==> flow/design.v (excerpt) <==
module Lowpass(input clk, input rst, input en, input [15:0] in, output [15:0] out);
For scale: roughly 31000 um^2 of cells after synthesis.
make LEC_CHECK=0 ABC_AREA=1 CAP_MARGIN=0 CELL_PAD_IN_SITES_DETAIL_PLACEMENT=1 CELL_PAD_IN_SITES_GLOBAL_PLACEMENT=3 CORE_ASPECT_RATIO=0.63 CORE_MARGIN=2 CORE_UTILIZATION=70 CTS_CLUSTER_DIAMETER=247 GPL_ROUTABILITY_DRIVEN=1 PLACE_DENSITY=0.78 SLEW_MARGIN=25 finish   # period 7.21 ns
run.sh (not shown) runs the stock make flow with config.mk's settings and CLKGATE_MAP_FILE=.
The starting point did not get past global placement without I/O (3_1_place_gp_skip_io).
Then changed:
ABC_AREA = unset   (was 1)
CAP_MARGIN = 20   (was 0)
CELL_PAD_IN_SITES_DETAIL_PLACEMENT = unset   (was 1)
CELL_PAD_IN_SITES_GLOBAL_PLACEMENT = unset   (was 3)
CORE_ASPECT_RATIO = unset   (was 0.63)
CORE_UTILIZATION = 66   (was 70)
CTS_CLUSTER_DIAMETER = unset   (was 247)
GPL_ROUTABILITY_DRIVEN = unset   (was 1)
PLACE_DENSITY = unset   (was 0.78)
SETUP_SLACK_MARGIN = 1.6   (was unset)
SLEW_MARGIN = 20   (was 25)
clock period = 6.72 ns   (was 7.21 ns; I/O delays follow)
Now the flow completed, yet does not pass: negative setup slack.
Synthesized area drops slightly.
Die area is higher by a few percent.
Synthesized cell count decreases by about a fifth.
Then changed:
ABC_AREA = 1   (was unset)
CORE_UTILIZATION = 72   (was 66)
CTS_CLUSTER_DIAMETER = 38   (was unset)
CTS_CLUSTER_SIZE = 72   (was unset)
MAX_ROUTING_LAYER = met4   (was unset)
PLACE_DENSITY_LB_ADDON = 0.06   (was unset)
SETUP_SLACK_MARGIN = 1.53   (was 1.6)
clock period = 5.37 ns   (was 6.72 ns; I/O delays follow)
The new run finished with negative setup slack left.
Final cell count goes up by 19%.
Final area rises by 4.3%.
Core utilization grows by 9.6 points.


## run A
The RTL this note starts from:
==> flow/design.v <==
`timescale 1ns / 1ps
module Lowpass(input clk, input rst, input en, input [15:0] in, output [15:0] out);
	reg [15:0] ff [31:0];
	assign out = en ? ( ff[0] + ff[1] + ff[2]+ ff[3]+ ff[4]+ ff[5]+ ff[6]+ ff[7]+ ff[8]+ ff[9]+ ff[10]+ ff[11]+ ff[12]+ ff[13]+ ff[14]+
	ff[15]+ ff[16]+ ff[17]+ ff[18]+ ff[19]+ ff[20]+ ff[21]+ ff[22]+ ff[23]+ ff[24]+ ff[25]+ ff[26]+ ff[27]+ ff[28]+ ff[29]+ ff[30]+ ff[31]) >> 6 : 16'b0;
	integer i, j;
	always@(posedge clk or posedge rst) begin
		if(rst)
			for(i = 0; i < 32; i = i + 1)
				ff[i] <= 16'b0;
		else if(en) begin
			ff[0] <= in;
			for(i = 1; i < 32; i = i + 1)
				ff[i] <= ff[i-1];
		end
	end
endmodule
clock: 6.11 ns
lec_check: 0
abc_area: 1
cap_margin: 20
core_margin: 2
core_utilization: 72
cts_cluster_size: 72
max_routing_layer: met4
place_density_lb_addon: 0.06
slew_margin: 20
Ran to the end and failed final checks on setup timing: run A.
diff inputs: run A => run B
# run A
export LEC_CHECK = 0
export ABC_AREA = 1
export CAP_MARGIN = 20
export CORE_MARGIN = 2
export CORE_UTILIZATION = 72
export CTS_CLUSTER_SIZE = 72
export MAX_ROUTING_LAYER = met4
export PLACE_DENSITY_LB_ADDON = 0.06
export SLEW_MARGIN = 20
create_clock -name core_clock -period 6.11 [get_ports {clk}]
# run B
export LEC_CHECK = 0
export CAP_MARGIN = 0
export CELL_PAD_IN_SITES_DETAIL_PLACEMENT = 1
export CELL_PAD_IN_SITES_GLOBAL_PLACEMENT = 1
export CORE_ASPECT_RATIO = 0.63
export CORE_MARGIN = 2
export CORE_UTILIZATION = 66
export GPL_ROUTABILITY_DRIVEN = 0
export PLACE_DENSITY = 0.78
export SLEW_MARGIN = 40
create_clock -name core_clock -period 7.21 [get_ports {clk}]
Notes after the runs:
Run B | ERROR | clock tree synthesis (4_1_cts)
Diff run A -> run B: worst slack after detailed placement grew by 0.42 ns; per-instance average area after synthesis grew by 27%.
When the final numbers for run A and run B were put side by side, the horizontal extent of the die turned out to be smaller in run A.
Looking at die area, run B sits 3300 um^2 above run A.
Compared with run A, yosys stat chip area in run B decreased slightly.
Here is what was changed in the inputs of run C compared with run B.
# run B
export LEC_CHECK = 0
export CAP_MARGIN = 0
export CELL_PAD_IN_SITES_DETAIL_PLACEMENT = 1
export CELL_PAD_IN_SITES_GLOBAL_PLACEMENT = 1
export CORE_ASPECT_RATIO = 0.63
export CORE_MARGIN = 2
export CORE_UTILIZATION = 66
export GPL_ROUTABILITY_DRIVEN = 0
export PLACE_DENSITY = 0.78
export SLEW_MARGIN = 40
create_clock -name core_clock -period 7.21 [get_ports {clk}]
# run C
export LEC_CHECK = 0
export CAP_MARGIN = 20
export CORE_MARGIN = 2
export CORE_UTILIZATION = 42
export SLEW_MARGIN = 20
create_clock -name core_clock -period 9.66 [get_ports {clk}]
### Flow results
- Every stage of the flow completed for run C, and the final layout passed the timing, design-rule and antenna checks.
- Re number of synthesized register bits: no difference whatsoever between run C and run B.
- The die outline height in run B is 0.64 times that in run C.
- Looking at pre-CTS worst setup slack, run C sits 2.06 ns above run B.
- Die area ends up higher on run C.
- Diff run C..run B | area fraction in compound gates after synthesis | unchanged
- As of run C, total instance count after detailed placement had risen by a few percent compared to run B.
- Relative to run B, the width of the die measured on run C has decreased slightly.
- Fraction of registers with async set/reset came out exactly the same in run B and run C.
